==> flow/design.v <==
module RA1SH (
   Q,
   CLK,
   CEN,
   WEN,
   A,
   D,
   OEN
);
   parameter BITS = 16;
   parameter word_depth = 16;
   parameter addr_width = 4;
   output [BITS-1:0] Q;
   input CLK;
   input CEN;
   input WEN;
   input [addr_width-1:0] A;
   input [BITS-1:0] D;
   input OEN;
   reg [BITS-1:0] mem [0:word_depth-1];
   reg [BITS-1:0] Qi;
   always @(posedge CLK) begin
      if (!CEN) begin
         if (!WEN) begin
            mem[A] <= D;
            Qi <= D;
         end else begin
            Qi <= mem[A];
         end
      end
   end
   assign Q = OEN ? {BITS{1'b0}} : Qi;
endmodule
module CPU(
				clk,
			  rst_n,
		   IO_stall,
         awid_m_inf,
       awaddr_m_inf,
       awsize_m_inf,
      awburst_m_inf,
        awlen_m_inf,
      awvalid_m_inf,
      awready_m_inf,
        wdata_m_inf,
        wlast_m_inf,
       wvalid_m_inf,
       wready_m_inf,
          bid_m_inf,
        bresp_m_inf,
       bvalid_m_inf,
       bready_m_inf,
         arid_m_inf,
       araddr_m_inf,
        arlen_m_inf,
       arsize_m_inf,
      arburst_m_inf,
      arvalid_m_inf,
      arready_m_inf, 
          rid_m_inf,
        rdata_m_inf,
        rresp_m_inf,
        rlast_m_inf,
       rvalid_m_inf,
       rready_m_inf 
);
input  wire clk, rst_n;
output reg  IO_stall;
parameter ID_WIDTH = 4 , ADDR_WIDTH = 32, DATA_WIDTH = 16, DRAM_NUMBER=2, WRIT_NUMBER=1;
output  wire [WRIT_NUMBER * ID_WIDTH-1:0]        awid_m_inf;
output  wire [WRIT_NUMBER * ADDR_WIDTH-1:0]    awaddr_m_inf;
output  wire [WRIT_NUMBER * 3 -1:0]            awsize_m_inf;
output  wire [WRIT_NUMBER * 2 -1:0]           awburst_m_inf;
output  wire [WRIT_NUMBER * 7 -1:0]             awlen_m_inf;
output  wire [WRIT_NUMBER-1:0]                awvalid_m_inf;
input   wire [WRIT_NUMBER-1:0]                awready_m_inf;
output  wire [WRIT_NUMBER * DATA_WIDTH-1:0]     wdata_m_inf;
output  wire [WRIT_NUMBER-1:0]                  wlast_m_inf;
output  wire [WRIT_NUMBER-1:0]                 wvalid_m_inf;
input   wire [WRIT_NUMBER-1:0]                 wready_m_inf;
input   wire [WRIT_NUMBER * ID_WIDTH-1:0]         bid_m_inf;
input   wire [WRIT_NUMBER * 2 -1:0]             bresp_m_inf;
input   wire [WRIT_NUMBER-1:0]             	   bvalid_m_inf;
output  wire [WRIT_NUMBER-1:0]                 bready_m_inf;
output  wire [DRAM_NUMBER * ID_WIDTH-1:0]       arid_m_inf;
output  wire [DRAM_NUMBER * ADDR_WIDTH-1:0]   araddr_m_inf;
output  wire [DRAM_NUMBER * 7 -1:0]            arlen_m_inf;
output  wire [DRAM_NUMBER * 3 -1:0]           arsize_m_inf;
output  wire [DRAM_NUMBER * 2 -1:0]          arburst_m_inf;
output  wire [DRAM_NUMBER-1:0]               arvalid_m_inf;
input   wire [DRAM_NUMBER-1:0]               arready_m_inf;
input   wire [DRAM_NUMBER * ID_WIDTH-1:0]         rid_m_inf;
input   wire [DRAM_NUMBER * DATA_WIDTH-1:0]     rdata_m_inf;
input   wire [DRAM_NUMBER * 2 -1:0]             rresp_m_inf;
input   wire [DRAM_NUMBER-1:0]                  rlast_m_inf;
input   wire [DRAM_NUMBER-1:0]                 rvalid_m_inf;
output  wire [DRAM_NUMBER-1:0]                 rready_m_inf;
reg  [3:0]current_state ;
reg  [3:0]next_state ;
reg signed [15:0] core_r0 , core_r1 , core_r2 , core_r3 ;
reg signed [15:0] core_r4 , core_r5 , core_r6 , core_r7 ;
reg signed [15:0] core_r8 , core_r9 , core_r10, core_r11;
reg signed [15:0] core_r12, core_r13, core_r14, core_r15;
wire  MEM_cen, MEM_oen;
reg   MEM_wen;
wire  [3:0]MEM_adr;
reg   [15:0]MEM_in ;
wire  [15:0] MEM_out;
wire  [2:0]opcode;
wire  [3:0]rs,rt,rd;
wire  func;
wire  signed[4:0]imm;
wire  [15:0]address;
wire  [15:0]inst;
reg   [15:0]inst_reg1, inst_reg2;
reg   signed [15:0]rs_data,rt_data,rd_data;
reg   in_valid_inst ;
wire  out_valid_inst ;
reg   signed [12:0] pc ;
reg   [4:0]inst_mode ; 
wire  signed [15:0]data_addr;
wire  out_finish_data;
reg   in_valid_data_write ;
reg   in_valid_data_read;
wire  out_valid_data ;
wire  signed[15:0]load_data ;
parameter EMPTY         = 5'd0 ;
parameter ADD           = 5'd1 ;
parameter SUB           = 5'd2 ;
parameter SLT           = 5'd3 ;
parameter MUL           = 5'd4 ;
parameter LOAD          = 5'd5 ;
parameter STORE         = 5'd6 ;
parameter BRANCH        = 5'd7 ;
parameter JUMP          = 5'd8 ;
parameter IDLE              = 4'd0  ;
parameter INST_FETCH_1      = 4'd1  ;
parameter INST_FETCH_2      = 4'd2  ;
parameter SRAM_STORE        = 4'd3  ;
parameter SRAM_TAKE         = 4'd4  ;
parameter INST_DECODE       = 4'd5  ;
parameter EXECUTE           = 4'd6  ;
parameter DATA_LOAD         = 4'd7  ;
parameter DATA_STORE        = 4'd8  ;
parameter WAIT_OUT_FINISH   = 4'd9  ;
parameter WAIT_OUT_VALID_DATA = 4'd10 ;
parameter WRITE_BACK        = 4'd11 ;
parameter CHECK_REG         = 4'd12 ;
assign opcode = inst_reg2[15:13] ;
assign rs     = inst_reg2[12: 9] ;
assign rt     = inst_reg2[ 8: 5] ;
assign rd     = inst_reg2[ 4: 1] ;
assign func   = inst_reg2[0] ;
assign imm    = inst_reg2[ 4: 0] ;
assign address = { 3'b000 , inst_reg2[12:0] } ;
assign data_addr = {4'b0001, ((rs_data + imm) * 2 )} ;  
always@(posedge clk or negedge rst_n)begin
  if(!rst_n)  current_state <= IDLE ;
  else        current_state <= next_state ;
end
always@(*)begin
    case(current_state)
        IDLE : begin
            next_state = INST_FETCH_1 ;
        end
        INST_FETCH_1 : begin
            next_state = INST_FETCH_2 ;
        end
        INST_FETCH_2 : begin
            if(out_valid_inst)  next_state = SRAM_STORE  ;
            else                next_state = INST_FETCH_2 ;
        end
        SRAM_STORE : begin
            next_state = SRAM_TAKE;
        end
        SRAM_TAKE : begin
            next_state = INST_DECODE;
        end
        INST_DECODE : begin
            next_state = EXECUTE ;
        end
        EXECUTE : begin
            if(opcode[2:1] == 2'b00)      next_state = WRITE_BACK  ;  
            else if(opcode == 3'b011)     next_state = DATA_LOAD   ;  
            else if(opcode == 3'b010)     next_state = DATA_STORE  ;  
            else                          next_state = CHECK_REG   ;  
        end
        WRITE_BACK : begin
            next_state = CHECK_REG ;
        end
        DATA_LOAD : begin
            next_state = WAIT_OUT_VALID_DATA;
        end
        DATA_STORE : begin
            next_state = WAIT_OUT_FINISH;
        end
        WAIT_OUT_VALID_DATA :begin
            if(out_valid_data)      next_state = CHECK_REG ;
            else                    next_state = WAIT_OUT_VALID_DATA ;
        end
        WAIT_OUT_FINISH : begin
            if(out_finish_data)  next_state = CHECK_REG;
            else                 next_state = WAIT_OUT_FINISH ;
        end
        CHECK_REG : begin
            next_state = IDLE ;
        end
        default: next_state = current_state ;
    endcase
end
always@(posedge clk or negedge rst_n)begin
    if(!rst_n)    pc <= 13'b0;
    else begin
        if(current_state == CHECK_REG) begin
            if(opcode == 3'b101 &&  (rs_data== rt_data) )    pc  <= pc + 2 + (imm << 1)  ;   
            else if(opcode == 3'b100 )                       pc  <= address;
            else pc <= pc + 2 ;
        end
    end 
end
always@(*)begin
    case(current_state)
        INST_FETCH_1 : in_valid_inst = 1 ;
        default :      in_valid_inst = 0;
    endcase
end
always@(*)begin
    case(current_state)
        DATA_LOAD : in_valid_data_read = 1 ;
        default :      in_valid_data_read = 0;
    endcase
end
always@(*)begin
    case(current_state)
        SRAM_STORE : MEM_wen = 0 ;
        default :    MEM_wen = 1 ;
    endcase
end
always@(*)begin
    case(current_state)
        SRAM_STORE : MEM_in = inst_reg1;
        default :    MEM_in = 0;
    endcase
end
always@(posedge clk or negedge rst_n)begin
    if(!rst_n)      inst_reg1 <= 0;
    else if(out_valid_inst)  inst_reg1 <= inst;
 end
 always@(posedge clk or negedge rst_n)begin
    if(!rst_n)      inst_reg2 <= 0;
    else if(current_state == SRAM_TAKE) inst_reg2 <= MEM_out;
 end
always@(*)begin
    case(opcode)
        3'b000 : begin
            if(func)    inst_mode = ADD ;
            else        inst_mode = SUB ;
        end 
        3'b001 : begin
            if(func)    inst_mode = SLT ;
            else        inst_mode = MUL ;
        end
        3'b011 :        inst_mode = LOAD    ;
        3'b010 :        inst_mode = STORE   ;
        3'b101 :        inst_mode = BRANCH  ;      
        3'b100 :        inst_mode = JUMP    ;
        default : inst_mode = EMPTY ;
    endcase
end
always @(posedge clk or negedge rst_n) begin
    if (!rst_n)     rs_data <= 0 ;
    else begin
        if (current_state == INST_DECODE) begin
            case(rs)
                0:      rs_data <= core_r0  ;
                1:      rs_data <= core_r1  ;
                2:      rs_data <= core_r2  ;
                3:      rs_data <= core_r3  ;
                4:      rs_data <= core_r4  ;
                5:      rs_data <= core_r5  ;
                6:      rs_data <= core_r6  ;
                7:      rs_data <= core_r7  ;
                8:      rs_data <= core_r8  ;
                9:      rs_data <= core_r9  ;
                10:     rs_data <= core_r10 ; 
                11:     rs_data <= core_r11 ; 
                12:     rs_data <= core_r12 ; 
                13:     rs_data <= core_r13 ; 
                14:     rs_data <= core_r14 ; 
                15:     rs_data <= core_r15 ; 
            endcase
        end         
    end
end
always @(posedge clk or negedge rst_n) begin
    if (!rst_n)     rt_data <= 0 ;
    else begin
        if (current_state == INST_DECODE) begin
            case(rt)
                0:      rt_data <= core_r0  ;
                1:      rt_data <= core_r1  ;
                2:      rt_data <= core_r2  ;
                3:      rt_data <= core_r3  ;
                4:      rt_data <= core_r4  ;
                5:      rt_data <= core_r5  ;
                6:      rt_data <= core_r6  ;
                7:      rt_data <= core_r7  ;
                8:      rt_data <= core_r8  ;
                9:      rt_data <= core_r9  ;
                10:     rt_data <= core_r10 ; 
                11:     rt_data <= core_r11 ; 
                12:     rt_data <= core_r12 ; 
                13:     rt_data <= core_r13 ; 
                14:     rt_data <= core_r14 ; 
                15:     rt_data <= core_r15 ; 
            endcase
        end         
    end
end
always@(posedge clk or negedge rst_n)begin
    if(!rst_n)      rd_data <= 0 ;
    else begin
        if(current_state == EXECUTE) begin
            case(inst_mode)
                ADD : rd_data <= rs_data + rt_data ;
                SUB : rd_data <= rs_data - rt_data ;
                SLT : begin
                    if(rt_data > rs_data)   rd_data <= 1'b1 ;
                    else                    rd_data <= 1'b0;
                end 
                MUL : rd_data <= rs_data * rt_data ;
                default : rd_data <= 0 ;
            endcase
        end
    end
end
always@(*)begin
    case(current_state)
        DATA_STORE :          in_valid_data_write = 1'b1;
        default :             in_valid_data_write = 1'b0;
    endcase
end
always@(posedge clk or negedge rst_n)begin
    if(!rst_n)begin
        IO_stall <= 1;
    end
    else begin
        case(current_state)
            CHECK_REG : IO_stall <= 0;
            default: IO_stall <= 1 ;
        endcase
    end
end
always@(posedge clk or negedge rst_n)begin
    if(!rst_n)begin
        core_r0  <= 0;
    end
    else begin
        if(current_state == WRITE_BACK && rd == 0) core_r0 <= rd_data ;
        else if (out_valid_data==1     && rt == 0) core_r0 <= load_data ;
    end
end
always@(posedge clk or negedge rst_n)begin
    if(!rst_n)begin
        core_r1  <= 0;
    end
    else begin
        if(current_state == WRITE_BACK && rd == 1) core_r1 <= rd_data ;
        else if (out_valid_data==1     && rt == 1) core_r1 <= load_data ;
    end
end
always@(posedge clk or negedge rst_n)begin
    if(!rst_n)begin
        core_r2  <= 0;
    end
    else begin
        if(current_state == WRITE_BACK && rd == 2) core_r2 <= rd_data ;
        else if (out_valid_data==1     && rt == 2) core_r2 <= load_data ;
    end
end
always@(posedge clk or negedge rst_n)begin
    if(!rst_n)begin
        core_r3  <= 0;
    end
    else begin
        if(current_state == WRITE_BACK && rd == 3) core_r3 <= rd_data ;
        else if (out_valid_data==1     && rt == 3) core_r3 <= load_data ;
    end
end
always@(posedge clk or negedge rst_n)begin
    if(!rst_n)begin
        core_r4  <= 0;
    end
    else begin
        if(current_state == WRITE_BACK && rd == 4) core_r4 <= rd_data ;
        else if (out_valid_data==1     && rt == 4) core_r4 <= load_data ;
    end
end
always@(posedge clk or negedge rst_n)begin
    if(!rst_n)begin
        core_r5  <= 0;
    end
    else begin
        if(current_state == WRITE_BACK && rd == 5) core_r5 <= rd_data ;
        else if (out_valid_data==1     && rt == 5) core_r5 <= load_data ;
    end
end
always@(posedge clk or negedge rst_n)begin
    if(!rst_n)begin
        core_r6  <= 0;
    end
    else begin
        if(current_state == WRITE_BACK && rd == 6) core_r6 <= rd_data ;
        else if (out_valid_data==1     && rt == 6) core_r6 <= load_data ;
    end
end
always@(posedge clk or negedge rst_n)begin
    if(!rst_n)begin
        core_r7  <= 0;
    end
    else begin
        if(current_state == WRITE_BACK && rd == 7) core_r7 <= rd_data ;
        else if (out_valid_data==1     && rt == 7) core_r7 <= load_data ;
    end
end
always@(posedge clk or negedge rst_n)begin
    if(!rst_n)begin
        core_r8  <= 0;
    end
    else begin
        if(current_state == WRITE_BACK && rd == 8) core_r8 <= rd_data ;
        else if (out_valid_data==1     && rt == 8) core_r8 <= load_data ;
    end
end
always@(posedge clk or negedge rst_n)begin
    if(!rst_n)begin
        core_r9  <= 0;
    end
    else begin
        if(current_state == WRITE_BACK && rd == 9) core_r9 <= rd_data ;
        else if (out_valid_data==1     && rt == 9) core_r9 <= load_data ;
    end
end
always@(posedge clk or negedge rst_n)begin
    if(!rst_n)begin
        core_r10  <= 0;
    end
    else begin
        if(current_state == WRITE_BACK && rd == 10) core_r10 <= rd_data ;
        else if (out_valid_data==1     && rt == 10) core_r10 <= load_data ;
    end
end
always@(posedge clk or negedge rst_n)begin
    if(!rst_n)begin
        core_r11  <= 0;
    end
    else begin
        if(current_state == WRITE_BACK && rd == 11) core_r11 <= rd_data ;
        else if (out_valid_data==1     && rt == 11) core_r11 <= load_data ;
    end
end
always@(posedge clk or negedge rst_n)begin
    if(!rst_n)begin
        core_r12  <= 0;
    end
    else begin
        if(current_state == WRITE_BACK && rd == 12) core_r12 <= rd_data ;
        else if (out_valid_data==1     && rt == 12) core_r12 <= load_data ;
    end
end
always@(posedge clk or negedge rst_n)begin
    if(!rst_n)begin
        core_r13  <= 0;
    end
    else begin
        if(current_state == WRITE_BACK && rd == 13) core_r13 <= rd_data ;
        else if (out_valid_data==1     && rt == 13) core_r13 <= load_data ;
    end
end
always@(posedge clk or negedge rst_n)begin
    if(!rst_n)begin
        core_r14  <= 0;
    end
    else begin
        if(current_state == WRITE_BACK && rd == 14) core_r14 <= rd_data ;
        else if (out_valid_data==1     && rt == 14) core_r14 <= load_data ;
    end
end
always@(posedge clk or negedge rst_n)begin
    if(!rst_n)begin
        core_r15  <= 0;
    end
    else begin
        if(current_state == WRITE_BACK && rd == 15) core_r15 <= rd_data ;
        else if (out_valid_data==1     && rt == 15) core_r15 <= load_data ;
    end
end
assign MEM_cen = 0 ;
assign MEM_oen = 0 ;
assign MEM_adr = 0 ;
RA1SH X_0 (.Q(MEM_out) , .CLK(clk), .CEN(MEM_cen), .WEN(MEM_wen) , .A(MEM_adr) , .D(MEM_in), .OEN(MEM_oen));
read_DRAM_instruction Read_Inst(
                .clk(clk),
              .rst_n(rst_n),
           .in_valid(in_valid_inst),
            .in_addr(pc),
          .out_valid(out_valid_inst),
           .out_inst(inst),
         .arid_m_inf(arid_m_inf[DRAM_NUMBER * ID_WIDTH-1:ID_WIDTH]),
       .araddr_m_inf(araddr_m_inf[DRAM_NUMBER * ADDR_WIDTH-1:ADDR_WIDTH]),
        .arlen_m_inf(arlen_m_inf[DRAM_NUMBER * 7 -1:7]),
       .arsize_m_inf(arsize_m_inf[DRAM_NUMBER * 3 -1:3]),
      .arburst_m_inf(arburst_m_inf[DRAM_NUMBER * 2 -1:2]),
      .arvalid_m_inf(arvalid_m_inf[1]),
      .arready_m_inf(arready_m_inf[1]), 
          .rid_m_inf(rid_m_inf[DRAM_NUMBER * ID_WIDTH-1:ID_WIDTH]),
        .rdata_m_inf(rdata_m_inf[DRAM_NUMBER * DATA_WIDTH-1:DATA_WIDTH]),
        .rresp_m_inf(rresp_m_inf[DRAM_NUMBER * 2 -1:2]),
        .rlast_m_inf(rlast_m_inf[1]),
       .rvalid_m_inf(rvalid_m_inf[1]),
       .rready_m_inf(rready_m_inf[1]) 
);
read_DRAM_data read_DRAM_data(
                .clk(clk),
              .rst_n(rst_n),
           .in_valid(in_valid_data_read),
            .in_addr(data_addr[11:0]),
          .out_valid(out_valid_data),
           .out_data(load_data),
         .arid_m_inf(arid_m_inf[ID_WIDTH-1:0]),
       .araddr_m_inf(araddr_m_inf[ADDR_WIDTH-1:0]),
        .arlen_m_inf(arlen_m_inf[7 -1:0]),
       .arsize_m_inf(arsize_m_inf[3 -1:0]),
      .arburst_m_inf(arburst_m_inf[2 -1:0]),
      .arvalid_m_inf(arvalid_m_inf[0]),
      .arready_m_inf(arready_m_inf[0]), 
          .rid_m_inf(rid_m_inf[ID_WIDTH-1:0]),
        .rdata_m_inf(rdata_m_inf[DATA_WIDTH-1:0]),
        .rresp_m_inf(rresp_m_inf[2 -1:0]),
        .rlast_m_inf(rlast_m_inf[0]),
       .rvalid_m_inf(rvalid_m_inf[0]),
       .rready_m_inf(rready_m_inf[0]) 
);
write_DRAM_data WRITE_DATA(
                .clk(clk),
              .rst_n(rst_n),
           .in_valid(in_valid_data_write),
            .in_addr(data_addr[11:0]),
            .in_data(rt_data),
         .out_finish(out_finish_data),
         .awid_m_inf(awid_m_inf),
       .awaddr_m_inf(awaddr_m_inf),
       .awsize_m_inf(awsize_m_inf),
      .awburst_m_inf(awburst_m_inf),
        .awlen_m_inf(awlen_m_inf),
      .awvalid_m_inf(awvalid_m_inf),
      .awready_m_inf(awready_m_inf),
        .wdata_m_inf(wdata_m_inf),
        .wlast_m_inf(wlast_m_inf),
       .wvalid_m_inf(wvalid_m_inf),
       .wready_m_inf(wready_m_inf),
          .bid_m_inf(bid_m_inf),
        .bresp_m_inf(bresp_m_inf),
       .bvalid_m_inf(bvalid_m_inf),
       .bready_m_inf(bready_m_inf)
);
endmodule
module read_DRAM_instruction(
                clk,
              rst_n,
           in_valid,
            in_addr,
          out_valid,
           out_inst,
         arid_m_inf,
       araddr_m_inf,
        arlen_m_inf,
       arsize_m_inf,
      arburst_m_inf,
      arvalid_m_inf,
      arready_m_inf, 
          rid_m_inf,
        rdata_m_inf,
        rresp_m_inf,
        rlast_m_inf,
       rvalid_m_inf,
       rready_m_inf 
);
parameter ID_WIDTH = 4 , ADDR_WIDTH = 32, DATA_WIDTH = 16, DRAM_NUMBER=2, WRIT_NUMBER=1;
input  wire clk, rst_n;
input  in_valid;
input  [12:0] in_addr;  
output reg out_valid;
output reg [15:0] out_inst;
output  wire [ID_WIDTH-1:0]       arid_m_inf;
output  wire [ADDR_WIDTH-1:0]   araddr_m_inf;
output  wire [7 -1:0]            arlen_m_inf;
output  wire [3 -1:0]           arsize_m_inf;
output  wire [2 -1:0]          arburst_m_inf;
output  reg                    arvalid_m_inf;
input   wire                   arready_m_inf;
input   wire [ID_WIDTH-1:0]         rid_m_inf;
input   wire [DATA_WIDTH-1:0]     rdata_m_inf;
input   wire [2 -1:0]             rresp_m_inf;
input   wire                      rlast_m_inf;
input   wire                     rvalid_m_inf;
output  reg                      rready_m_inf;
reg     [1:0]current_state,next_state;
reg     [15:0]out_reg;
assign arid_m_inf = 0 ;
assign arlen_m_inf = 7'b0 ;
assign arsize_m_inf = 3'b001 ;
assign arburst_m_inf = 2'b01 ;
assign araddr_m_inf = {16'd0, 4'b0001, in_addr[11:0] };
parameter   IDLE = 2'd0;
parameter   SEND = 2'd1;
parameter   WAIT = 2'd2;
parameter   OUT  = 2'd3;
always@(posedge clk or negedge rst_n)begin
  if(!rst_n)  current_state <= 0;
  else current_state <= next_state;
end
always@(*)begin
    case(current_state)
        IDLE : begin
            if(in_valid)    next_state = SEND ;
            else            next_state = IDLE ;
        end
        SEND : begin
            if(arready_m_inf) next_state = WAIT ;
            else              next_state = SEND ;
        end
        WAIT : begin
            if(rlast_m_inf)  next_state = OUT ;
            else             next_state = WAIT;
        end
        OUT: begin
            next_state = IDLE;
        end
        default : next_state = current_state;
    endcase
end
always@(*)begin
    case(current_state)
        SEND : arvalid_m_inf = 1 ;
        default : arvalid_m_inf = 0;
    endcase
end
always@(*)begin
    case(current_state)
        WAIT : rready_m_inf = 1;
        default : rready_m_inf = 0;
    endcase
end
always@(*)begin
    case(current_state)
        OUT :     out_valid = 1;
        default : out_valid = 0;
    endcase
end
always@(posedge clk or negedge rst_n)begin
  if(!rst_n)            out_reg <= 0;
  else if(rlast_m_inf)  out_reg <= rdata_m_inf;
end
always@(*)begin
    case(current_state)
        OUT :     out_inst = out_reg ;  
        default : out_inst = 0 ; 
    endcase
end
endmodule
module read_DRAM_data(
                clk,
              rst_n,
           in_valid,
            in_addr,
            in_data,
          out_valid,
           out_data,
         arid_m_inf,
       araddr_m_inf,
        arlen_m_inf,
       arsize_m_inf,
      arburst_m_inf,
      arvalid_m_inf,
      arready_m_inf, 
          rid_m_inf,
        rdata_m_inf,
        rresp_m_inf,
        rlast_m_inf,
       rvalid_m_inf,
       rready_m_inf 
);
parameter ID_WIDTH = 4 , ADDR_WIDTH = 32, DATA_WIDTH = 16, DRAM_NUMBER=2, WRIT_NUMBER=1;
input  wire clk, rst_n;
input  in_valid;
input  [11:0] in_addr;
input  [15:0] in_data;
output reg out_valid;
output reg [15:0] out_data;
output  wire [ID_WIDTH-1:0]       arid_m_inf;
output  wire [ADDR_WIDTH-1:0]   araddr_m_inf;
output  wire [7 -1:0]            arlen_m_inf;
output  wire [3 -1:0]           arsize_m_inf;
output  wire [2 -1:0]          arburst_m_inf;
output  reg                    arvalid_m_inf;
input   wire                   arready_m_inf;
input   wire [ID_WIDTH-1:0]         rid_m_inf;
input   wire [DATA_WIDTH-1:0]     rdata_m_inf;
input   wire [2 -1:0]             rresp_m_inf;
input   wire                      rlast_m_inf;
input   wire                     rvalid_m_inf;
output  reg                      rready_m_inf;
parameter IDLE  = 2'd0 ;
parameter SEND  = 2'd1 ;
parameter WAIT  = 2'd2 ;
parameter OUT   = 2'd3 ;
reg      [1:0] current_state, next_state;
reg      [15:0]out_reg;
assign   arid_m_inf = 0 ;
assign   arlen_m_inf = 7'b0 ;
assign   arsize_m_inf = 3'b001 ;
assign   arburst_m_inf = 2'b01 ;
assign   araddr_m_inf = { 16'd0 , 4'b001 , in_addr } ;
always @(posedge clk or negedge rst_n) begin
    if (!rst_n)     current_state <= IDLE ;
    else            current_state <= next_state ;
end
always @(*)begin
    case(current_state)
        IDLE : begin
            if(in_valid)    next_state = SEND ;
            else            next_state = IDLE ;
        end
        SEND : begin
            if(arready_m_inf) next_state = WAIT ;
            else              next_state = SEND ; 
        end
        WAIT : begin
            if(rlast_m_inf)  next_state = OUT ;
            else             next_state = WAIT;
        end
        OUT : begin
            next_state = IDLE;
        end
        default : next_state = current_state ;
    endcase
end
always@(*)begin
    case(current_state)
        SEND : arvalid_m_inf = 1 ;
        default : arvalid_m_inf = 0;
    endcase
end
always@(*)begin
    case(current_state)
        WAIT :    rready_m_inf = 1;
        default : rready_m_inf = 0;
    endcase
end
always@(*)begin
    case(current_state)
        OUT :     out_valid = 1;
        default : out_valid = 0;
    endcase
end
always@(posedge clk or negedge rst_n)begin
  if(!rst_n)            out_reg <= 0;
  else if(rlast_m_inf)  out_reg <= rdata_m_inf;
end
always@(*)begin
    case(current_state)
        OUT :     out_data = out_reg ;  
        default : out_data = 0 ; 
    endcase
end
endmodule
module write_DRAM_data(
                clk,
              rst_n,
           in_valid,
            in_addr,
            in_data,
         out_finish,
         awid_m_inf,
       awaddr_m_inf,
       awsize_m_inf,
      awburst_m_inf,
        awlen_m_inf,
      awvalid_m_inf,
      awready_m_inf,
        wdata_m_inf,
        wlast_m_inf,
       wvalid_m_inf,
       wready_m_inf,
          bid_m_inf,
        bresp_m_inf,
       bvalid_m_inf,
       bready_m_inf
);
parameter ID_WIDTH = 4 , ADDR_WIDTH = 32, DATA_WIDTH = 16, DRAM_NUMBER=2, WRIT_NUMBER=1;
input  wire clk, rst_n;
input  in_valid;
input  [11:0] in_addr;  
input  [15:0] in_data;
output reg out_finish;
output  wire [ID_WIDTH-1:0]        awid_m_inf;
output  wire [ADDR_WIDTH-1:0]    awaddr_m_inf;
output  wire [3 -1:0]            awsize_m_inf;
output  wire [2 -1:0]           awburst_m_inf;
output  wire [7 -1:0]             awlen_m_inf;
output  reg                     awvalid_m_inf;
input   wire                    awready_m_inf;
output  reg  [DATA_WIDTH-1:0]     wdata_m_inf;
output  reg                       wlast_m_inf;
output  reg                      wvalid_m_inf;
input   wire                     wready_m_inf;
input   wire [ID_WIDTH-1:0]         bid_m_inf;
input   wire [2 -1:0]             bresp_m_inf;
input   wire                     bvalid_m_inf;
output  wire                     bready_m_inf;
parameter IDLE = 3'd0 ;
parameter SEND = 3'd1 ;
parameter WAIT = 3'd2 ;
parameter OUT  = 3'd3 ;
parameter RESPONSE = 3'd4;
reg  [2:0] current_state, next_state;
always @(posedge clk or negedge rst_n) begin
    if (!rst_n)     current_state <= IDLE ;
    else            current_state <= next_state ;
end
always @(*) begin
    case(current_state)
        IDLE : begin
            if(in_valid)        next_state = SEND ;
            else                next_state = IDLE ;
        end
        SEND : begin
            if(awready_m_inf)   next_state = WAIT ;
            else                next_state = SEND ;
        end
        WAIT : begin
            if(wready_m_inf)    next_state = OUT ;
            else                next_state = WAIT;
        end
        OUT : begin
            next_state = RESPONSE ;
        end
        RESPONSE : begin
            if(bvalid_m_inf) next_state = IDLE ;
            else             next_state = RESPONSE ;
        end
        default : next_state = current_state ;
    endcase
end
assign awid_m_inf = 0 ;
assign awlen_m_inf = 7'd0 ;
assign awsize_m_inf = 3'b001 ;
assign awburst_m_inf = 2'b01 ;
assign awaddr_m_inf = { 16'd0 , 4'b0001, in_addr } ;
assign bready_m_inf = (current_state == RESPONSE) ? 1 : 0 ;
always @(*) begin
    case(current_state)
        SEND :    awvalid_m_inf = 1 ;
        default : awvalid_m_inf = 0 ;
    endcase
end
always@(*)begin
    case(current_state)
        WAIT :    wvalid_m_inf = 1;
        default : wvalid_m_inf = 0;
    endcase
end
always@(*)begin
    case(current_state)
        WAIT :    wdata_m_inf = in_data ;
        default : wdata_m_inf = 0 ;
    endcase
end
always@(*)begin
    case(current_state)
        WAIT :    wlast_m_inf = 1;
        default : wlast_m_inf = 0;
    endcase
end
always@(*)begin
    case(current_state)
        OUT :     out_finish = 1;
        default : out_finish = 0;
    endcase
end
endmodule
==> flow/run.sh <==
#!/bin/bash
# the make line also repeats each setting of config.mk as NAME=value (left out here)
make -C /OpenROAD-flow-scripts/flow DESIGN_CONFIG=/design/flow/config.mk WORK_HOME=/design/flow/orfs CLKGATE_MAP_FILE= finish
==> flow/config.mk <==
export PLATFORM = sky130hd
export DESIGN_NAME = CPU
export DESIGN_NICKNAME = CPU
export VERILOG_FILES = /design/flow/design.v
export SDC_FILE = /design/flow/constraint.sdc
export NUM_CORES = 4
export LEC_CHECK = 0
export CAP_MARGIN = 20
export CORE_ASPECT_RATIO = 1.64
export CORE_MARGIN = 5
export CORE_UTILIZATION = 53
export CTS_CLUSTER_DIAMETER = 314
export SETUP_SLACK_MARGIN = 1.0
export SLEW_MARGIN = 30
export TNS_END_PERCENT = 95
==> flow/constraint.sdc <==
create_clock -name core_clock -period 6.0 [get_ports {clk}]
set_input_delay 1.2000 -clock core_clock [delete_from_list [all_inputs] [get_ports {clk}]]
set_output_delay 1.2000 -clock core_clock [all_outputs]
set_load 0.01 [all_outputs]
==> impl_report.txt, run 1 <==
RUN METRICS
----------------------------------------------------
[Timing]
  Number of max-slew violations in the final report ........................ 0
  Worst-margin pin slew ........................ 1.09 ns
  Accumulated negative setup slack ........................ 0 ns
  Achievable Freq ........................ around 190 MHz
  Number of endpoints failing setup at the final stage ........................ 0
  Share of the cycle needed by the critical path after routing ........................ 0.881
  Shortest period the worst path allows ........................ 5.29 ns
  Unrepaired setup endpoints after global routing ........................ true
  Slew HR ........................ 0.267
  Post-Route Skew ........................ 0.0370 ns
  Setup slack of the critical path after layout ........................ 0.715 ns
  Final Hold Vio Count ........................ 0

[Hold path]
  Min-Delay Path Depth ........................ 0
  End point of the most critical hold path ........................ X_0.mem[0][3]$_DFFE_PP_
  Classification of the worst-slack hold path ........................ reg2reg
  Min-delay src ........................ inst_reg1[3]$_DFFE_PN0P_

[Setup path]
  Depth of the worst register-to-register path ........................ 19
  Crit path cell chain ........................ ha_4 > fa_1 > inv_1 > fa_1 > inv_1 > fa_1 > fa_1 > fa_1 > inv_1 > fa_1 > inv_2 > ha_4 > buf_4 > nand2_2 > nand2_2 > or4_4 > nand3_2 > and3b_1 > o21ai_1
  WP data required ........................ between 6 and 7 ns
  Worst reg2reg setup slack ........................ 0.71 ns
  Standard cell with the maximum stage delay on the critical path ........................ sky130_fd_sc_hd__fa_1
  Worst path arrival time ........................ 5.72 ns
  Critical register-to-register path endpoint ........................ rd_data[13]$_DFFE_PN0P_
  Max Fanout on Critical Path ........................ 4
  Dominant delay contributor by cell family on the critical path ........................ adder cells
  Capturing element of the worst setup path ........................ rd_data[13]$_DFFE_PN0P_
  Path length in cells of the critical path ........................ 19
  CP endpoint kind ........................ flop
  Type of element launching the critical path ........................ flop
  Buf+Inv Stages, Crit Path ........................ 5
  Critical path's most frequent cell ........................ sky130_fd_sc_hd__fa_1
  Timing startpoint of the critical path ........................ rs_data[6]$_DFFE_PN0P_
  Worst path max stage delay ........................ 0.50 ns
  Critical R2R Launch ........................ rs_data[6]$_DFFE_PN0P_
  Class of the most critical setup path ........................ reg2reg

[Routing]
  Number of DRC markers after the initial detailed-route iteration ........................ roughly 2900
  First-pass iteration count of the detailed router ........................ 8
  Overall routed net length ........................ between 100 and 150 mm
  DRT antenna net count ........................ 0
  Via-to-Cell Ratio ........................ 6.41
  Average detailed-routed wire length per instance ........................ 28.5 um
  Post-route DRC ........................ 0
  Via count ........................ 24700
  Number of inserted diodes ........................ 0

[Yosys]
  Top cells by area, synth ........................ sky130_fd_sc_hd__dfrtp_1, sky130_fd_sc_hd__mux2i_1, sky130_fd_sc_hd__fa_1
  Post-synth EDFFs ........................ 16
  Max-area cell share ........................ 0.350
  Number of library cell types mapped by synthesis ........................ 84
  Number of instances in the synthesized netlist ........................ 3098
  Sequential fraction of the synthesis area ........................ 0.371
  Summed instance area of the synthesized netlist ........................ 0.0288 mm^2
  Dominant kind of combinational cell ........................ AND-OR/OR-AND gates
  Share of cell area taken by muxes after synthesis ........................ 0.119
  Share of flip-flops with an asynchronous set or reset ........................ 0.962
  Top cell types by occurrence after synthesis ........................ sky130_fd_sc_hd__dfrtp_1, sky130_fd_sc_hd__nor2_1, sky130_fd_sc_hd__mux2i_1
  Synthesized chip area reported by yosys ........................ 0.0288 mm^2
  Average instance area after synthesis ........................ 9.28 um^2
  Post-Synth Simple-Gate Area ........................ 0.118
  Xor/xnor share of the synthesized area ........................ 0.0222
  Most common reg cell ........................ sky130_fd_sc_hd__dfrtp_1
  Total of warnings raised by yosys ........................ 5
  Most frequent cell after synthesis ........................ sky130_fd_sc_hd__dfrtp_1
  AND-OR/OR-AND share of the synthesized area ........................ 0.170
  Library cell with the largest summed area after synthesis ........................ sky130_fd_sc_hd__dfrtp_1
  Post-synthesis adder-cell area fraction ........................ 0.107
  Post-synthesis sequential element count ........................ 423
  Count of instantiated cells in the yosys netlist ........................ 3098

[Floorplan]
  Die H ........................ 308 um
  Width of the chip ........................ between 150 and 200 um
  Core area ........................ 0.0539 mm^2
  Full die area ........................ 0.0592 mm^2
  IO Count ........................ between 200 and 250
  Initial Util ........................ 0.534
  Standard-cell rows ........................ 109

[Pwr]
  Part of the power in combinational logic ........................ 0.033
  VDD IR max ........................ 0.241 mV
  Power dissipated in sequential cells ........................ roughly 3.0 mW
  Power group with the highest consumption ........................ sequential cells
  Net Sw Frac ........................ 0.240
  Relative contribution of the clock network to total power ........................ 0.468
  Sw Pwr ........................ 1.46 mW
  P_int ........................ approximately 4.6 mW
  Power dissipated in combinational cells ........................ 0.200 mW
  Power per Cell Area ........................ 190 mW/mm^2
  Share of power burned in registers ........................ 0.499
  Cell leakage power ........................ about 16 nW
  Clock distribution power ........................ between 2 and 3 mW

[Clocking]
  Hold_buf cts ........................ 0
  Sinks on the clock net ........................ roughly 420
  Number of buffers added by the clock tree synthesis step ........................ 44
  Buffer depth of the longest clock path ........................ 3
  Number of H-tree branching levels ........................ 2
  Clock insertion delay at the later pin of the skew report ........................ around 0.6 ns
  Clock-pin slew of the registers on the worst-case setup and hold paths ........................ 0.07 ns
  CTS tree ........................ built
  Clock tree root driver cell ........................ sky130_fd_sc_hd__clkbuf_16

[Run]
  Number of warning messages in the logs ........................ 68
  Number of max-cap violations ........................ 0

[Global routing]
  Grt ovf ........................ 0
  Number of antenna violations at the first check in global routing ........................ 2
  Wire length of the first global-routing pass ........................ between 150 and 200 mm
  GRT Util Overall ........................ 0.368
  Number of global-route vias before repair ........................ 24900
  Largest net degree at the start of global routing ........................ 146

[Placed design]
  Gpl congestion ........................ approximately 1.0
  HPWL after detailed placement ........................ 69.8 mm
  Count of port buffers added during placement ........................ 99
  Worst slack at placement ........................ approximately 0.14 ns

[Status]
  Outcome ........................ finished clean

[Finish]
  Final nets ........................ 3363
  Signed area change from the synthesized netlist to the final layout ........................ 11.2%
  Fill count ........................ 4785

----------------------------------------------------
layout make-up:
cell class | count | area [um^2] | share of cell area
inverters | 203 | 781 | 0.0244
clock buffers | 59 | 1250 | 0.0390
repair buffers | 206 | 1850 | 0.0580
multi-input cells | 2227 | 16300 | 0.509
well taps | 721 | 902 | 0.0282
clock inverters | 21 | 225 | 0.00704
flip-flops and latches | 423 | 10700 | 0.334
metrics by stage:
step	hold WS, ns	cell area (um^2)	std cells	total power, mW	utilization
finish	0.440	32000	3860	6.09	0.594
global route	0.456	32000	3860	6.27	0.594
CTS	0.445	31800	3855	6.11	0.591
detailed placement	0.431	30000	3752	3.29	0.556
global placement	0.431	30000	3752	3.28	0.556
floorplan	0.352	29200	3206	3.22	-
metal layers:
| layer | vias up | wire length, um | part of all wire | track usage |
|---|---|---|---|---|
| met3 | 649 | 10800 | 0.098 | 0.0889 |
| met2 | 1594 | 50800 | 0.46 | 0.595 |
| met5 | - | 53 | 0.00048 | 0 |
| met1 | 11900 | 37400 | 0.34 | 0.421 |
| met4 | 6 | 11000 | 0.10 | 0.272 |
| li1 | 10600 | - | - | - |
repair_timing:
item / 4_1_cts / 5_1_grt
endpoints found under the setup margin: 13 / 11
setup buffers: 23 / 5
cloned: 0 / 0
gates resized: 70 / 29
pin swaps: 19 / 23
==> inputs of run 2 (changes only) <==
- CAP_MARGIN: 20 -> 5
- CORE_ASPECT_RATIO: 1.64 -> not set
- CORE_MARGIN: 5 -> 2
- CORE_UTILIZATION: 53 -> 72
- CTS_CLUSTER_DIAMETER: 314 -> 104
- CTS_CLUSTER_SIZE: not set -> 15
- GPL_TIMING_DRIVEN: not set -> 1
- HOLD_SLACK_MARGIN: not set -> 0.29
- MAX_ROUTING_LAYER: not set -> met5
- SETUP_SLACK_MARGIN: 1.0 -> -0.31
- SLEW_MARGIN: 30 -> 40
- TNS_END_PERCENT: 95 -> 45
- clock period: 6.0 -> 4.11 ns (I/O delays scaled with it)
==> run 2 against run 1 <==
The layout now fails its checks (negative setup slack). Global-route usage up 16 points. Power up 31%. Die area down 30%. Critical path type unchanged. Register-to-register slack worse by 1.8 ns. Sequential cell count unchanged. Largest cell class unchanged. Clock skew down 0.014 ns. Sequential power up 46%. Sequential share of layout area down 0.22 points. Clock-buffer cell count down 13. Synthesized cell count unchanged. Utilization up 22 points.
==> impl_report.txt, run 2 <==
RUN METRICS
----------------------------------------------------
[Pwr]
  Post-layout power ........................ 7.99 mW
  VDD IR max ........................ roughly 0.32 mV
  Power dissipated in combinational cells ........................ 0.306 mW
  Sw Pwr ........................ 1.94 mW
  P_int ........................ 6.05 mW
  Net Sw Frac ........................ 0.243
  Clock distribution power ........................ 3.25 mW
  Relative contribution of the clock network to total power ........................ 0.407
  Power dissipated in sequential cells ........................ 4.44 mW
  Cell leakage power ........................ 16.3 nW
  Power per Cell Area ........................ 249 mW/mm^2
  Share of power burned in registers ........................ 0.555
  Part of the power in combinational logic ........................ 0.038
  Power group with the highest consumption ........................ sequential cells

[Yosys]
  Share of flip-flops with an asynchronous set or reset ........................ 0.962
  Max-area cell share ........................ 0.350
  Share of cell area taken by muxes after synthesis ........................ 0.119
  Synthesized chip area reported by yosys ........................ 0.0288 mm^2
  Count of instantiated cells in the yosys netlist ........................ 3098
  Most frequent cell after synthesis ........................ sky130_fd_sc_hd__dfrtp_1
  Post-Synth Simple-Gate Area ........................ 0.118
  Number of instances in the synthesized netlist ........................ 3098
  Dominant kind of combinational cell ........................ AND-OR/OR-AND gates
  Sequential fraction of the synthesis area ........................ 0.371
  Top cells by area, synth ........................ sky130_fd_sc_hd__dfrtp_1, sky130_fd_sc_hd__mux2i_1, sky130_fd_sc_hd__fa_1
  Library cell with the largest summed area after synthesis ........................ sky130_fd_sc_hd__dfrtp_1
  Total of warnings raised by yosys ........................ 5
  Summed instance area of the synthesized netlist ........................ 0.0288 mm^2
  Post-synth EDFFs ........................ 16
  Number of library cell types mapped by synthesis ........................ 84
  Xor/xnor share of the synthesized area ........................ 0.0222
  Average instance area after synthesis ........................ 9.28 um^2
  Post-synthesis adder-cell area fraction ........................ 0.107
  Top cell types by occurrence after synthesis ........................ sky130_fd_sc_hd__dfrtp_1, sky130_fd_sc_hd__nor2_1, sky130_fd_sc_hd__mux2i_1
  AND-OR/OR-AND share of the synthesized area ........................ 0.170
  Most common reg cell ........................ sky130_fd_sc_hd__dfrtp_1
  Post-synthesis sequential element count ........................ 423

[Status]
  Outcome ........................ finished with violations
  Layout checks that failed .......................... negative setup slack

[Floorplan]
  Width of the chip ........................ 204 um
  Core area ........................ between 0.03 and 0.04 mm^2
  Full die area ........................ 0.0416 mm^2
  Initial Util ........................ 0.727
  IO Count ........................ 230
  Die H ........................ 204 um
  Standard-cell rows ........................ 73

[Routing]
  First-pass iteration count of the detailed router ........................ 15
  Post-route DRC ........................ 0
  DRT antenna net count ........................ 0
  Overall routed net length ........................ around 110 mm
  Via count ........................ 27000
  Average detailed-routed wire length per instance ........................ 29.1 um
  Number of DRC markers after the initial detailed-route iteration ........................ 4994
  Via-to-Cell Ratio ........................ slightly above 7

[Timing]
  Shortest period the worst path allows ........................ 5.15 ns
  Unrepaired setup endpoints after global routing ........................ true
  Worst-margin pin slew ........................ 1.00 ns
  Achievable Freq ........................ about 190 MHz
  Final Hold Vio Count ........................ 0
  Number of max-slew violations in the final report ........................ 0
  Post-Route Skew ........................ 0.0228 ns
  Setup slack of the critical path after layout ........................ -1.04 ns
  Number of endpoints failing setup at the final stage ........................ 20
  Share of the cycle needed by the critical path after routing ........................ 1.25
  Slew HR ........................ 0.331

[Setup path]
  Timing startpoint of the critical path ........................ rt_data[1]$_DFFE_PN0P_
  Buf+Inv Stages, Crit Path ........................ 8
  Standard cell with the maximum stage delay on the critical path ........................ sky130_fd_sc_hd__fa_1
  Critical R2R Launch ........................ rt_data[1]$_DFFE_PN0P_
  Worst path max stage delay ........................ about 0.55 ns
  Path length in cells of the critical path ........................ 24
  CP endpoint kind ........................ flop
  Critical path's most frequent cell ........................ sky130_fd_sc_hd__inv_1
  Capturing element of the worst setup path ........................ rd_data[13]$_DFFE_PN0P_
  WP data required ........................ 4.55 ns
  Worst path arrival time ........................ 5.58 ns
  Class of the most critical setup path ........................ reg2reg
  Max Fanout on Critical Path ........................ 3
  Worst reg2reg setup slack ........................ -1.04 ns
  Crit path cell chain ........................ buf_4 > clkinv_2 > nor2_1 > fa_1 > inv_1 > fa_1 > inv_1 > ha_1 > inv_1 > fa_1 > inv_1 > ha_1 > inv_1 > fa_1 > inv_2 > ha_4 > o21ai_2 > a21oi_2 > o211ai_1 > a21oi_4 > or4_4 > nand3_2 > and3b_1 > o21ai_1
  Type of element launching the critical path ........................ flop
  Depth of the worst register-to-register path ........................ 24
  Dominant delay contributor by cell family on the critical path ........................ adder cells
  Critical register-to-register path endpoint ........................ rd_data[13]$_DFFE_PN0P_

[Run]
  Number of warning messages in the logs ........................ 67
  Number of max-cap violations ........................ 0

[Finish]
  Post-route core utilization ........................ 0.813
  Final nets ........................ ~3500
  Signed area change from the synthesized netlist to the final layout ........................ 11.8%

[Global routing]
  Number of antenna violations at the first check in global routing ........................ 9
  Number of global-route vias before repair ........................ 26500
  Wire length of the first global-routing pass ........................ 162 mm
  Largest net degree at the start of global routing ........................ 99
  Grt ovf ........................ 0
  GRT Util Overall ........................ 0.527

[Clocking]
  Number of buffers added by the clock tree synthesis step ........................ 34
  Sinks on the clock net ........................ 423
  CTS tree ........................ built
  Clock tree root driver cell ........................ sky130_fd_sc_hd__clkbuf_16
  Clock insertion delay at the later pin of the skew report ........................ 0.59 ns
  Clock-pin slew of the registers on the worst-case setup and hold paths ........................ 0.08 ns
  Buffer depth of the longest clock path ........................ 3
  Number of H-tree branching levels ........................ 2

[Placed design]
  HPWL after detailed placement ........................ between 70 and 80 mm
  Count of port buffers added during placement ........................ 99
  Worst slack at placement ........................ -1.16 ns
  Gpl congestion ........................ 1.05

[Hold path]
  Min-delay src ........................ current_state[0]$_DFF_PN1_
  Min-Delay Path Depth ........................ 0
  Classification of the worst-slack hold path ........................ reg2reg
  End point of the most critical hold path ........................ current_state[7]$_DFF_PN0_

----------------------------------------------------
[run 2: routing by layer]
metal | global-route usage | share of wire
met1 | 0.625 | 0.32
met2 | 0.757 | 0.42
met4 | 0.394 | 0.10
met3 | 0.230 | 0.16
met5 | 0.0143 | 0.0017
[run 2: cell type report]
type                    count  area (um^2)
diodes                      3         7.51
clock buffers              46          927
clock inverters             3         46.3
fillers                  2423         7390
inverters                 203          772
multi-input cells        2227        16300
flip-flops and latches    423        10700
well taps                 525          657
repair buffers            320         2760
[run 2: what timing repair did]
action	in CTS	in global routing
buffers inserted	12	5
pin swaps	25	29
hold buffers	0	1
gates resized	45	54
endpoints found under the hold margin	0	32
setup endpoints to repair	15	20
[run 2: metrics by stage]
stage | cells | instance area, um^2 | hold WS, ns | TNS [ns]
after detailed placement | 3681 | 30700 | 0.408 | -9.45
after CTS | 3742 | 31900 | 0.343 | -9.84
after floorplan | 3206 | 29200 | 0.352 | -5.18
after global routing | 3747 | 32200 | 0.424 | -12.62
final | 3750 | 32200 | 0.411 | -9.56
after global placement | 3680 | 30700 | 0.418 | -8.10
==> inputs of run 3 (changes only) <==
- CAP_MARGIN: 5 -> 25
- CELL_PAD_IN_SITES_GLOBAL_PLACEMENT: not set -> 2
- CORE_UTILIZATION: 72 -> 68
- CTS_CLUSTER_DIAMETER: 104 -> not set
- CTS_CLUSTER_SIZE: 15 -> not set
- GPL_TIMING_DRIVEN: 1 -> 0
- HOLD_SLACK_MARGIN: 0.29 -> 0.19
- PLACE_DENSITY: not set -> 0.57
- SETUP_SLACK_MARGIN: -0.31 -> not set
- SLEW_MARGIN: 40 -> 35
- clock period: 4.11 -> 7.16 ns (I/O delays scaled with it)
==> run 3 against run 2 <==
The flow now stops in global placement without I/O. Synthesized cell count unchanged. Area after synthesis unchanged. Die area increased by 5.8%.
==> impl_report.txt, run 3 <==
PHYSICAL IMPLEMENTATION REPORT
----------------------------------------------------
[Yosys]
  Top cells by area, synth ........................ sky130_fd_sc_hd__dfrtp_1, sky130_fd_sc_hd__mux2i_1, sky130_fd_sc_hd__fa_1
  Post-Synth Simple-Gate Area ........................ 0.118
  Xor/xnor share of the synthesized area ........................ 0.0222
  Total of warnings raised by yosys ........................ 5
  Count of instantiated cells in the yosys netlist ........................ about 3100
  Post-synthesis sequential element count ........................ 423
  Share of cell area taken by muxes after synthesis ........................ 0.119
  Synthesized chip area reported by yosys ........................ 0.0288 mm^2
  Average instance area after synthesis ........................ 9.28 um^2
  Sequential fraction of the synthesis area ........................ 0.371
  Most frequent cell after synthesis ........................ sky130_fd_sc_hd__dfrtp_1
  Number of instances in the synthesized netlist ........................ 3098
  Share of flip-flops with an asynchronous set or reset ........................ 0.962
  Library cell with the largest summed area after synthesis ........................ sky130_fd_sc_hd__dfrtp_1
  Max-area cell share ........................ 0.350
  Summed instance area of the synthesized netlist ........................ 0.0288 mm^2
  AND-OR/OR-AND share of the synthesized area ........................ 0.170
  Post-synth EDFFs ........................ 16
  Number of library cell types mapped by synthesis ........................ 84
  Dominant kind of combinational cell ........................ AND-OR/OR-AND gates
  Top cell types by occurrence after synthesis ........................ sky130_fd_sc_hd__dfrtp_1, sky130_fd_sc_hd__nor2_1, sky130_fd_sc_hd__mux2i_1
  Post-synthesis adder-cell area fraction ........................ 0.107
  Most common reg cell ........................ sky130_fd_sc_hd__dfrtp_1

[Floorplan]
  Full die area ........................ approximately 0.044 mm^2
  Die H ........................ 210 um
  Width of the chip ........................ 210 um
  Core area ........................ 0.0419 mm^2
  Standard-cell rows ........................ about 75
  Initial Util ........................ 0.687

[Status]
  Outcome ........................ did not finish
  Last flow stage reached ........................ global placement without I/O
  Error Message ........................ [ERROR GPL-0301] Utilization 121.019 % exceeds 100%.

----------------------------------------------------
==> inputs of run 4 (changes only) <==
- CAP_MARGIN: 25 -> 20
- CELL_PAD_IN_SITES_GLOBAL_PLACEMENT: 2 -> not set
- CORE_UTILIZATION: 68 -> 25
- CTS_CLUSTER_SIZE: not set -> 38
- GPL_TIMING_DRIVEN: 0 -> 1
- HOLD_SLACK_MARGIN: 0.19 -> not set
- MAX_ROUTING_LAYER: met5 -> met4
- PLACE_DENSITY: 0.57 -> not set
- SETUP_SLACK_MARGIN: not set -> 0.8
- SLEW_MARGIN: 35 -> 20
- TNS_END_PERCENT: 45 -> 85
- clock period: 7.16 -> 5.9 ns (I/O delays scaled with it)
==> run 4 against run 3 <==
Now clean on timing, DRC and antenna. Area after synthesis unchanged. Die area went up to 2.7 times the previous value. Synthesized cell count unchanged.
==> impl_report.txt, run 4 <==
RUN METRICS
----------------------------------------------------
[Pwr]
  Power group with the highest consumption ........................ the clock network
  Clock distribution power ........................ 3.31 mW
  Net Sw Frac ........................ 0.241
  Power dissipated in sequential cells ........................ 3.10 mW
  Power dissipated in combinational cells ........................ 0.202 mW
  Part of the power in combinational logic ........................ 0.031
  VDD IR max ........................ ~0.27 mV
  Cell leakage power ........................ 16.3 nW
  Relative contribution of the clock network to total power ........................ 0.500
  Sw Pwr ........................ 1.59 mW
  Power per Cell Area ........................ 197 mW/mm^2
  P_int ........................ approximately 5 mW
  Share of power burned in registers ........................ 0.469

[Setup path]
  Standard cell with the maximum stage delay on the critical path ........................ sky130_fd_sc_hd__fa_2
  Class of the most critical setup path ........................ reg2reg
  Worst path max stage delay ........................ 0.55 ns
  CP endpoint kind ........................ flop
  Worst reg2reg setup slack ........................ 0.66 ns
  Critical path's most frequent cell ........................ sky130_fd_sc_hd__fa_1
  Buf+Inv Stages, Crit Path ........................ 5
  WP data required ........................ 6.41 ns
  Critical register-to-register path endpoint ........................ rd_data[12]$_DFFE_PN0P_
  Max Fanout on Critical Path ........................ 5
  Critical R2R Launch ........................ rt_data[4]$_DFFE_PN0P_
  Path length in cells of the critical path ........................ 20
  Depth of the worst register-to-register path ........................ 20
  Crit path cell chain ........................ clkinvlp_4 > buf_12 > buf_4 > nor2_4 > fa_2 > fa_2 > ha_1 > inv_1 > fa_1 > fa_1 > fa_1 > inv_1 > ha_4 > a21o_1 > a31o_2 > nand4_1 > nand3b_1 > xnor2_2 > o22ai_2 > a22o_1
  Dominant delay contributor by cell family on the critical path ........................ adder cells
  Worst path arrival time ........................ 5.75 ns
  Type of element launching the critical path ........................ flop
  Timing startpoint of the critical path ........................ rt_data[4]$_DFFE_PN0P_
  Capturing element of the worst setup path ........................ rd_data[12]$_DFFE_PN0P_

[Clocking]
  CTS tree ........................ built
  Clock-pin slew of the registers on the worst-case setup and hold paths ........................ 0.07 ns
  Clock tree root driver cell ........................ sky130_fd_sc_hd__clkbuf_16
  Number of H-tree branching levels ........................ 2
  Buffer depth of the longest clock path ........................ 3
  Number of buffers added by the clock tree synthesis step ........................ 49
  Sinks on the clock net ........................ 423
  Hold_buf cts ........................ 0
  Clock insertion delay at the later pin of the skew report ........................ 0.63 ns

[Yosys]
  Most frequent cell after synthesis ........................ sky130_fd_sc_hd__dfrtp_1
  Total of warnings raised by yosys ........................ 5
  Top cells by area, synth ........................ sky130_fd_sc_hd__dfrtp_1, sky130_fd_sc_hd__mux2i_1, sky130_fd_sc_hd__fa_1
  Count of instantiated cells in the yosys netlist ........................ 3098
  Post-Synth Simple-Gate Area ........................ 0.118
  Top cell types by occurrence after synthesis ........................ sky130_fd_sc_hd__dfrtp_1, sky130_fd_sc_hd__nor2_1, sky130_fd_sc_hd__mux2i_1
  Number of instances in the synthesized netlist ........................ between 3000 and 4000
  AND-OR/OR-AND share of the synthesized area ........................ 0.170
  Number of library cell types mapped by synthesis ........................ 84
  Post-synthesis adder-cell area fraction ........................ 0.107
  Average instance area after synthesis ........................ 9.28 um^2
  Max-area cell share ........................ 0.350
  Post-synth EDFFs ........................ 16
  Post-synthesis sequential element count ........................ 423
  Sequential fraction of the synthesis area ........................ 0.371
  Dominant kind of combinational cell ........................ AND-OR/OR-AND gates
  Summed instance area of the synthesized netlist ........................ between 0.02 and 0.03 mm^2
  Share of flip-flops with an asynchronous set or reset ........................ 0.962
  Share of cell area taken by muxes after synthesis ........................ 0.119
  Xor/xnor share of the synthesized area ........................ 0.0222
  Library cell with the largest summed area after synthesis ........................ sky130_fd_sc_hd__dfrtp_1
  Synthesized chip area reported by yosys ........................ between 0.02 and 0.03 mm^2
  Most common reg cell ........................ sky130_fd_sc_hd__dfrtp_1

[Placed design]
  Gpl congestion ........................ 0.938
  Worst slack at placement ........................ 0.150 ns
  HPWL after detailed placement ........................ a little under 70 mm
  Count of port buffers added during placement ........................ 99
  Total placed instance area ........................ 0.0310 mm^2

[Global routing]
  GRT Util Overall ........................ 0.186
  Number of antenna violations at the first check in global routing ........................ 2
  Number of global-route vias before repair ........................ 23800
  Wire length of the first global-routing pass ........................ 160 mm
  Grt ovf ........................ 0
  Largest net degree at the start of global routing ........................ 130

[Hold path]
  Min-delay src ........................ current_state[0]$_DFF_PN1_
  Classification of the worst-slack hold path ........................ reg2reg
  Min-Delay Path Depth ........................ 0
  End point of the most critical hold path ........................ current_state[7]$_DFF_PN0_

[Timing]
  Post-Route Skew ........................ between 0.04 and 0.05 ns
  Fin Hold WS ........................ 0.416 ns
  Number of endpoints failing setup at the final stage ........................ 0
  Setup slack of the critical path after layout ........................ 0.663 ns
  Share of the cycle needed by the critical path after routing ........................ 0.888
  Achievable Freq ........................ 191 MHz
  Shortest period the worst path allows ........................ 5.24 ns
  Slew HR ........................ 0.318
  Unrepaired setup endpoints after global routing ........................ true
  Number of max-slew violations in the final report ........................ 0
  Accumulated negative setup slack ........................ 0 ns
  Worst-margin pin slew ........................ ~1 ns
  Final Hold Vio Count ........................ 0

[Floorplan]
  Core area ........................ 0.114 mm^2
  Width of the chip ........................ 343 um
  Full die area ........................ 0.118 mm^2
  IO Count ........................ about 230
  Initial Util ........................ 0.252
  Die H ........................ approximately 340 um
  Standard-cell rows ........................ between 100 and 150

[Status]
  Outcome ........................ finished clean

[Routing]
  Post-route DRC ........................ 0
  Overall routed net length ........................ 108 mm
  Via-to-Cell Ratio ........................ 5.22
  First-pass iteration count of the detailed router ........................ 6
  Via count ........................ approximately 25000
  DRT antenna net count ........................ 0
  Number of DRC markers after the initial detailed-route iteration ........................ 3021
  Average detailed-routed wire length per instance ........................ 23.1 um

[Finish]
  Final nets ........................ between 3000 and 4000
  Post-route core utilization ........................ 0.294
  Signed area change from the synthesized netlist to the final layout ........................ 16.6%
  Sequential cell area in the final layout ........................ 0.0107 mm^2
  Fill count ........................ 12000
  Final design area excluding fillers ........................ 0.0335 mm^2
  MI comb area ........................ approximately 0.016 mm^2

[Run]
  Number of max-cap violations ........................ 0
  Number of warning messages in the logs ........................ 67

----------------------------------------------------
==> run 4: layout make-up <==
cell class	count	area share
Multi-Input combinational cell	2227	0.485
Sequential cell	423	0.319
Timing Repair Buffer	241	0.0645
Tap cell	1512	0.0564
Clock buffer	65	0.0416
Inverter	203	0.0234
Clock inverter	26	0.0106
Antenna cell	2	0.000149
==> run 4: per-layer routing <==
layer | vias up | wire, um | track usage
met5 | - | 0 | -
met4 | 0 | 5530 | 0.0772
met3 | 391 | 12300 | 0.0509
met2 | 1427 | 47700 | 0.282
met1 | 12000 | 42800 | 0.233
li1 | 10700 | - | -
==> run 4: through the flow <==
stage               power (mW)  instances
floorplan                 3.27       3206
global placement          3.35       4561
detailed placement        3.35       4562
CTS                       6.66       4692
global route              6.80       4698
finish                    6.61       4699
==> run 4: repair_timing <==
| action | in CTS | in global routing |
|---|---|---|
| pin swaps | 35 | 26 |
| resized | 73 | 36 |
| endpoints found under the setup margin | 11 | 11 |
| setup buffers | 39 | 5 |
==> inputs of run 5 (changes only) <==
- CORE_ASPECT_RATIO: not set -> 1.64
- CORE_UTILIZATION: 25 -> 53
- CTS_CLUSTER_DIAMETER: not set -> 56
- CTS_CLUSTER_SIZE: 38 -> not set
- GPL_TIMING_DRIVEN: 1 -> not set
- MAX_ROUTING_LAYER: met4 -> not set
- SETUP_SLACK_MARGIN: 0.8 -> not set
- SLEW_MARGIN: 20 -> 30
- TNS_END_PERCENT: 85 -> 95
- clock period: 5.9 -> 6.0 ns (I/O delays scaled with it)
==> run 5 against run 4 <==
Critical path type unchanged. Sequential share of layout area increased by 2.0 points. Sequential cell count unchanged. Largest cell class unchanged. Still clean on timing, DRC and antenna. Synthesized cell count is the same. Via count barely moved. Clock-buffer cell count grew 4. Largest power group is now sequential cells. Die area down 52%. Critical path depth is 1 lower. Highest routed layer is now met5. Clock power decreased by 16%. Fmax shrank 9.7%. Non-clock buffer count decreased by 42. Final cell count is 18% lower.
==> impl_report.txt, run 5 <==
RUN METRICS
----------------------------------------------------
[Floorplan]
  Initial Util ........................ 0.535
  Core area ........................ ~0.054 mm^2
  Standard-cell rows ........................ 109
  Width of the chip ........................ 186 um
  IO Count ........................ 230
  Die H ........................ 302 um
  Full die area ........................ 0.0562 mm^2

[Global routing]
  GRT Util Overall ........................ 0.388
  Number of antenna violations at the first check in global routing ........................ 4
  Largest net degree at the start of global routing ........................ 143
  Grt ovf ........................ 0
  Number of global-route vias before repair ........................ roughly 24000
  Wire length of the first global-routing pass ........................ 158 mm

[Yosys]
  Summed instance area of the synthesized netlist ........................ 0.0288 mm^2
  Post-synthesis adder-cell area fraction ........................ 0.107
  Xor/xnor share of the synthesized area ........................ 0.0222
  Average instance area after synthesis ........................ 9.28 um^2
  AND-OR/OR-AND share of the synthesized area ........................ 0.170
  Number of library cell types mapped by synthesis ........................ 84
  Top cells by area, synth ........................ sky130_fd_sc_hd__dfrtp_1, sky130_fd_sc_hd__mux2i_1, sky130_fd_sc_hd__fa_1
  Share of flip-flops with an asynchronous set or reset ........................ 0.962
  Sequential fraction of the synthesis area ........................ 0.371
  Post-synthesis sequential element count ........................ between 400 and 500
  Max-area cell share ........................ 0.350
  Share of cell area taken by muxes after synthesis ........................ 0.119
  Total of warnings raised by yosys ........................ 5
  Library cell with the largest summed area after synthesis ........................ sky130_fd_sc_hd__dfrtp_1
  Post-Synth Simple-Gate Area ........................ 0.118
  Post-synth EDFFs ........................ 16
  Number of instances in the synthesized netlist ........................ 3098
  Synthesized chip area reported by yosys ........................ 0.0288 mm^2
  Most frequent cell after synthesis ........................ sky130_fd_sc_hd__dfrtp_1
  Dominant kind of combinational cell ........................ AND-OR/OR-AND gates
  Top cell types by occurrence after synthesis ........................ sky130_fd_sc_hd__dfrtp_1, sky130_fd_sc_hd__nor2_1, sky130_fd_sc_hd__mux2i_1
  Most common reg cell ........................ sky130_fd_sc_hd__dfrtp_1
  Count of instantiated cells in the yosys netlist ........................ ~3100

[Clocking]
  Number of buffers added by the clock tree synthesis step ........................ about 45
  Number of H-tree branching levels ........................ 2
  Clock insertion delay at the later pin of the skew report ........................ 0.60 ns
  Sinks on the clock net ........................ about 420
  Clock-pin slew of the registers on the worst-case setup and hold paths ........................ 0.07 ns
  CTS tree ........................ built
  Buffer depth of the longest clock path ........................ 3
  Clock tree root driver cell ........................ sky130_fd_sc_hd__clkbuf_16

[Setup path]
  Worst path max stage delay ........................ 0.71 ns
  Depth of the worst register-to-register path ........................ 19
  Timing startpoint of the critical path ........................ rs_data[1]$_DFFE_PN0P_
  Critical R2R Launch ........................ rs_data[1]$_DFFE_PN0P_
  Worst reg2reg setup slack ........................ roughly 0.2 ns
  Dominant delay contributor by cell family on the critical path ........................ adder cells
  Critical register-to-register path endpoint ........................ rd_data[14]$_DFFE_PN0P_
  Crit path cell chain ........................ inv_1 > nor2_1 > fa_1 > fa_1 > ha_1 > inv_1 > fa_1 > fa_1 > fa_1 > inv_1 > ha_1 > a21o_1 > a31o_2 > nand4_1 > a31oi_1 > xor2_1 > buf_4 > a211oi_1 > o2bb2ai_1
  Critical path's most frequent cell ........................ sky130_fd_sc_hd__fa_1
  Max Fanout on Critical Path ........................ 6
  Buf+Inv Stages, Crit Path ........................ 4
  Class of the most critical setup path ........................ reg2reg
  CP endpoint kind ........................ flop
  Path length in cells of the critical path ........................ 19
  Worst path arrival time ........................ about 6.2 ns
  Capturing element of the worst setup path ........................ rd_data[14]$_DFFE_PN0P_
  WP data required ........................ approximately 6.5 ns
  Type of element launching the critical path ........................ flop
  Standard cell with the maximum stage delay on the critical path ........................ sky130_fd_sc_hd__dfrtp_1

[Pwr]
  Power group with the highest consumption ........................ sequential cells
  Part of the power in combinational logic ........................ 0.033
  Share of power burned in registers ........................ 0.505
  VDD IR max ........................ 0.213 mV
  Power per Cell Area ........................ roughly 190 mW/mm^2
  Cell leakage power ........................ 15.9 nW
  Power dissipated in combinational cells ........................ 0.198 mW
  P_int ........................ 4.58 mW
  Power dissipated in sequential cells ........................ 3.04 mW
  Net Sw Frac ........................ 0.240
  Relative contribution of the clock network to total power ........................ 0.462
  Clock distribution power ........................ around 2.8 mW
  Sw Pwr ........................ 1.45 mW

[Finish]
  Final instance count without filler cells ........................ 3854
  Fill count ........................ 4859
  Final nets ........................ around 3400
  Signed area change from the synthesized netlist to the final layout ........................ 9.48%

[Timing]
  Number of endpoints failing setup at the final stage ........................ 0
  Accumulated negative setup slack ........................ 0 ns
  Shortest period the worst path allows ........................ 5.80 ns
  Final Hold Vio Count ........................ 0
  Achievable Freq ........................ 172 MHz
  Number of max-slew violations in the final report ........................ 0
  Post-Route Skew ........................ 0.0256 ns
  Slew HR ........................ 0.249
  Fin Hold WS ........................ between 0.4 and 0.5 ns
  Share of the cycle needed by the critical path after routing ........................ 0.966
  Worst-margin pin slew ........................ about 1.1 ns
  Unrepaired setup endpoints after global routing ........................ false

[Hold path]
  End point of the most critical hold path ........................ X_0.mem[0][11]$_DFFE_PP_
  Classification of the worst-slack hold path ........................ reg2reg
  Min-Delay Path Depth ........................ 0
  Min-delay src ........................ inst_reg1[11]$_DFFE_PN0P_

[Routing]
  Number of DRC markers after the initial detailed-route iteration ........................ 3087
  First-pass iteration count of the detailed router ........................ 6
  Overall routed net length ........................ 108 mm
  Via-to-Cell Ratio ........................ 6.36
  Via count ........................ 24500
  DRT antenna net count ........................ 0
  Average detailed-routed wire length per instance ........................ 28.0 um
  Post-route DRC ........................ 0

[Placed design]
  Gpl congestion ........................ 0.978
  Count of port buffers added during placement ........................ approximately 99
  # placed instances ........................ 3773
  HPWL after detailed placement ........................ 70.5 mm

[Status]
  Outcome ........................ finished clean

[Run]
  Number of warning messages in the logs ........................ around 74
  Number of max-cap violations ........................ 0

----------------------------------------------------
==> run 5: timing repair <==
action / in CTS / in global routing
setup buffers: 0 / 0
hold buffers: 0 / 0
endpoints found under the setup margin: 0 / 2
gates resized: 0 / 1
==> run 5: final cells by class <==
cell class / count / area, um^2 / area share
diodes: 2 / 5.00 / 0.000159
clock inverters: 10 / 114 / 0.00362
clock buffers: 69 / 1310 / 0.0415
inverters: 203 / 762 / 0.0242
repair buffers: 199 / 1770 / 0.0563
well taps: 721 / 902 / 0.0287
multi-input cells: 2227 / 16000 / 0.507
flip-flops and latches: 423 / 10700 / 0.339
==> run 5: per-layer routing <==
layer / track usage / share of wire / vias to the layer above
met5: 0.00174 / 0.0012 / -
met1: 0.448 / 0.35 / 11800
met3: 0.0932 / 0.10 / 544
li1: - / - / 10600
met4: 0.290 / 0.092 / 6
met2: 0.621 / 0.46 / 1524
==> run 5: per-stage QoR <==
stage | utilization | worst slack [ns] | area (um^2) | power, mW
floorplan | - | 0.712 | 29200 | 3.22
global placement | 0.559 | 0.208 | 30100 | 3.28
detailed placement | 0.559 | 0.266 | 30100 | 3.29
CTS | 0.586 | 0.235 | 31500 | 6.05
global route | 0.586 | 0.0330 | 31500 | 6.20
finish | 0.586 | 0.203 | 31500 | 6.02
No activity file was given, so power comes from the tool's default toggle rates.
